==> inputs of v35 <==
## top
module top (
    input clk,                   
    input mode,                  
    input song,                  
    input plus,                  
    input minus,                 
    input rst,                   
    input set,                   
    input refer,                 
    input player1,               
    input player2,               
    output reg [8:0] rope,       
    output reg [1:0] sel,        
    output reg [1:0] ledr,       
    output reg [1:0] ledg,       
    output reg [1:0] ledb,       
    output reg [3:0] ledop,      
    output reg [7:0] segdata1,   
    output reg [7:0] segdata0,   
    output reg [7:0] seg,        
    output reg [7:0] sel8,       
    output reg ledplayer1,       
    output reg ledplayer2,       
    output reg buzzer,           
    output reg round_indicator_1, 
    output reg round_indicator_2 
);
clock: 10.0 ns
lec_check: 0
cap_margin: 20
core_aspect_ratio: 1.63
core_margin: 2
core_utilization: 32
gpl_timing_driven: 0
min_routing_layer: met1
slew_margin: 20
run.sh (not shown) runs the stock make flow with config.mk's settings and CLKGATE_MAP_FILE=.
==> inputs of v13, as changes to v35 <==
Settings changed: CORE_ASPECT_RATIO 1.63 to not set, CORE_UTILIZATION 32 to 70, CTS_CLUSTER_DIAMETER set to 357, GPL_TIMING_DRIVEN 0 to not set, HOLD_SLACK_MARGIN set to -0.04, MIN_ROUTING_LAYER met1 to not set, PLACE_DENSITY set to 0.6.
==> flow/constraint.sdc (replaced) <==
create_clock -name core_clock -period 4.33 [get_ports {clk}]
set_input_delay 0.8660 -clock core_clock [delete_from_list [all_inputs] [get_ports {clk}]]
set_output_delay 0.8660 -clock core_clock [all_outputs]
set_load 0.01 [all_outputs]
==> summary.txt <==
Figures from the implementation reports.

- The number of global-route vias before repair reads 37600.
- The required time at the worst endpoint is listed as 10.63 ns.
- Before placement the cells fill 32.2% of the core.
- The multi-input combinational cells in the finished layout cover a total of 0.0245 mm2.
- The run finished with no timing, DRC or antenna violations.
- The setup TNS reads 0 ns.
- The final hold slack reads 0.163 ns.
- The overall track demand over capacity in global routing reads 15.5%.
- The sequential portion of the cell area is 40.0%.
- The OpenROAD warning count reads 100.
- The final net count reads 5624.
- The internal power is 7.71 mW.
- The number of gates resized after CTS was 0.
- The total via count after detailed routing reads 37000.
- The total power reads 11.7 mW.
- The post-route non-filler standard cell count reads 7227.
- The average routed wire per standard cell is 16.3 um.
(the above is from v35)
==> summary.txt <==
Figures from the implementation reports.

- Global routing used 31.9% of the available tracks across all layers.
- The internal portion of the total power is 17.7 mW.
- The floorplan-stage core utilization reads 70.7%.
- The area of the multi-input gates reads 0.0249 mm2.
- The data required time at the worst endpoint reads 4.90 ns.
- The run did not pass the layout checks because of negative setup slack.
- Once routing completed, OpenROAD measured the worst setup slack at -0.876 ns.
- The final net count reads 5670.
- The final setup violation count is 16.
- The final hold slack is 0.313 ns.
- The flow ran to the end, but the layout failed its checks.
- In the final layout, flip-flops and latches take up 40.0% of the cell area.
(the above is from v13)


==> job 1047 <==
top again, from the RTL that the note above started with.
clock: 4.38 ns
lec_check: 0
abc_area: 1
cap_margin: 20
core_aspect_ratio: 0.8
core_margin: 2
core_utilization: 72
cts_cluster_diameter: 53
cts_cluster_size: 42
place_density_lb_addon: 0.01
setup_slack_margin: 1.28
slew_margin: 20
==> job 6436: changes against job 1047 <==
- CORE_ASPECT_RATIO: 0.8 -> not set
- CORE_UTILIZATION: 72 -> 58
- CTS_CLUSTER_DIAMETER: 53 -> not set
- CTS_CLUSTER_SIZE: 42 -> not set
- PLACE_DENSITY_LB_ADDON: 0.01 -> 0.07
- SETUP_SLACK_MARGIN: 1.28 -> 0.95
==> flow/constraint.sdc (replaced) <==
create_clock -name core_clock -period 10.6 [get_ports {clk}]
set_input_delay 2.1200 -clock core_clock [delete_from_list [all_inputs] [get_ports {clk}]]
set_output_delay 2.1200 -clock core_clock [all_outputs]
set_load 0.01 [all_outputs]
==> impl_metrics.env <==
# physical design summary
export IMPL_outcome="finished clean"
export IMPL_placedCellCount=6905
export IMPL_final_core_util_pct=65.4
export IMPL_grt_pass1_vias=36500
export IMPL_highest_layer="met5"
export IMPL_power_internal_mw=5.91
export IMPL_grt_max_degree=115
export IMPL_vdd_ir_drop_max_uv=128
export IMPL_rows=105
export IMPL_stdcell_area_sq_um=53600
export IMPL_cp_depth=39
export IMPL_cts_made_buffers=89
export IMPL_register_area_sq_um=21800
export IMPL_use_met1_pct=34.5
export IMPL_worstMarginPinSlew_ns=1.15
export IMPL_clk_latency_ns=0.64
export IMPL_pg_clk_mw=3.26
export IMPL_post_cts_buffers=0
export IMPL_period_minus_slack_ns=6.21
[end of results for job 6436]
==> impl_metrics.env <==
# physical design summary
export IMPL_cp_depth=37
export IMPL_post_cts_buffers=164
export IMPL_failed_checks="setup timing"
export IMPL_pg_clk_mw=6.18
export IMPL_use_met1_pct=50.0
export IMPL_power_internal_mw=13.9
export IMPL_highest_layer="met4"
export IMPL_final_core_util_pct=88.2
export IMPL_finalWorstSetupSlack_ns=-0.432
export IMPL_rows=84
export IMPL_setup_viol_count_final=2
export IMPL_outcome="finished with violations"
export IMPL_worstMarginPinSlew_ns=1.07
[end of results for job 1047]


==> raven <==
Starting RTL as in the previous note.
export LEC_CHECK = 0
export CAP_MARGIN = 20
export CELL_PAD_IN_SITES_DETAIL_PLACEMENT = 1
export CORE_MARGIN = 2
export CORE_UTILIZATION = 40
export CTS_CLUSTER_DIAMETER = 231
export GPL_ROUTABILITY_DRIVEN = 0
export PLACE_DENSITY = 0.6
export SLEW_MARGIN = 20
create_clock -name core_clock -period 10.0 [get_ports {clk}]
==> inputs of willow, as changes to raven <==
==> flow/config.mk (replaced) <==
export PLATFORM = sky130hd
export DESIGN_NAME = top
export DESIGN_NICKNAME = top
export VERILOG_FILES = /design/flow/design.v
export SDC_FILE = /design/flow/constraint.sdc
export NUM_CORES = 4
export LEC_CHECK = 0
export CAP_MARGIN = 20
export CORE_MARGIN = 2
export CORE_UTILIZATION = 70
export CTS_CLUSTER_SIZE = 35
export SLEW_MARGIN = 20
==> flow/constraint.sdc (replaced) <==
create_clock -name core_clock -period 6.49 [get_ports {clk}]
set_input_delay 1.2980 -clock core_clock [delete_from_list [all_inputs] [get_ports {clk}]]
set_output_delay 1.2980 -clock core_clock [all_outputs]
set_load 0.01 [all_outputs]
==> inputs of harbor, as changes to raven <==
==> flow/config.mk (replaced) <==
export PLATFORM = sky130hd
export DESIGN_NAME = top
export DESIGN_NICKNAME = top
export VERILOG_FILES = /design/flow/design.v
export SDC_FILE = /design/flow/constraint.sdc
export NUM_CORES = 4
export LEC_CHECK = 0
export CAP_MARGIN = 20
export CORE_MARGIN = 2
export CORE_UTILIZATION = 59
export SLEW_MARGIN = 20
==> flow/constraint.sdc (replaced) <==
create_clock -name core_clock -period 5.09 [get_ports {clk}]
set_input_delay 1.0180 -clock core_clock [delete_from_list [all_inputs] [get_ports {clk}]]
set_output_delay 1.0180 -clock core_clock [all_outputs]
set_load 0.01 [all_outputs]
==> results <==
Hold slack: willow > raven > harbor. Routed wire length, lowest first: willow, harbor, raven. The highest fmax belongs to harbor, the lowest to raven. The highest global-route usage belongs to willow, the lowest to raven. Via count, highest first: raven, willow, harbor. Against willow, the combinational power of harbor is higher by 27%. harbor ran to the end with violations: setup timing. raven produced a clean layout. willow completed with no timing, DRC or antenna violations. Synthesized area is the same in willow and harbor.


==> job 1481 <==
Starting RTL as in the previous note.
export LEC_CHECK = 0
export ABC_AREA = 1
export CAP_MARGIN = 20
export CORE_MARGIN = 2
export CORE_UTILIZATION = 72
export CTS_CLUSTER_DIAMETER = 133
export CTS_CLUSTER_SIZE = 16
export PLACE_DENSITY = 0.43
export SLEW_MARGIN = 20
create_clock -name core_clock -period 4.33 [get_ports {clk}]
==> job 8497 (differences from job 1481) <==
ABC_AREA = default   (was 1)
CTS_CLUSTER_DIAMETER = 357   (was 133)
CTS_CLUSTER_SIZE = 29   (was 16)
PLACE_DENSITY = 0.6   (was 0.43)
==> flow/constraint.sdc (replaced) <==
create_clock -name core_clock -period 4.38 [get_ports {clk}]
set_input_delay 0.8760 -clock core_clock [delete_from_list [all_inputs] [get_ports {clk}]]
set_output_delay 0.8760 -clock core_clock [all_outputs]
set_load 0.01 [all_outputs]
==> job 9800 (differences from job 1481) <==
ABC_AREA = default   (was 1)
CORE_UTILIZATION = 58   (was 72)
CTS_CLUSTER_DIAMETER = default   (was 133)
CTS_CLUSTER_SIZE = default   (was 16)
PLACE_DENSITY = default   (was 0.43)
==> flow/constraint.sdc (replaced) <==
create_clock -name core_clock -period 5.43 [get_ports {clk}]
set_input_delay 1.0860 -clock core_clock [delete_from_list [all_inputs] [get_ports {clk}]]
set_output_delay 1.0860 -clock core_clock [all_outputs]
set_load 0.01 [all_outputs]
==> run_results.csv <==
group,metric,value,unit
yosys,synth_top_area_share,20.8,%
yosys,synthTopCellsByArea,"edfxtp_1 (21%), dfrtp_1 (19%), ha_1 (9.7%)",
final_timing,setup_ws,-829,ps
outcome,outcome,"failed layout checks",
worst_setup_path,slowest_stage,"dfrtp_2",
floorplan,die_w,261,µm
worst_setup_path,crit_family,"AND-OR/OR-AND gates",
outcome,violations,"setup timing",
final_timing,setup-violations-final,2,
global_route,grt_pass1_wl,173,mm
final_timing,fin_crit_sh,119,%
-- figures above: job 8497

==> run_results.csv <==
group,metric,value,unit
final_timing,fin_crit_sh,108,%
final_timing,hold_viol,0,
outcome,outcome,"failed layout checks",
final_timing,setup_ws,-362,ps
worst_setup_path,worstSetupEndpointType,"flop",
outcome,violations,"setup timing",
worst_setup_path,slowest_stage,"dfrtp_1",
worst_setup_path,cp_max_fo,4,
final_timing,setup-violations-final,2,
global_route,grt_pass1_wl,188,mm
-- figures above: job 1481

==> run_results.csv <==
group,metric,value,unit
yosys,synthTopCellsByArea,"edfxtp_1 (21%), dfrtp_1 (19%), ha_1 (9.7%)",
yosys,synth_top_area_share,20.8,%
worst_setup_path,cp-endpoint,"bgm.buzzer",
outcome,outcome,"finished clean",
final_timing,fin_crit_sh,97.8,%
worst_setup_path,slowest_stage,"dfrtp_2",
worst_setup_path,crit_family,"AND-OR/OR-AND gates",
global_route,grt_pass1_wl,171,mm
final_timing,setup-violations-final,0,
-- figures above: job 9800

Power and IR drop assume default switching activity.
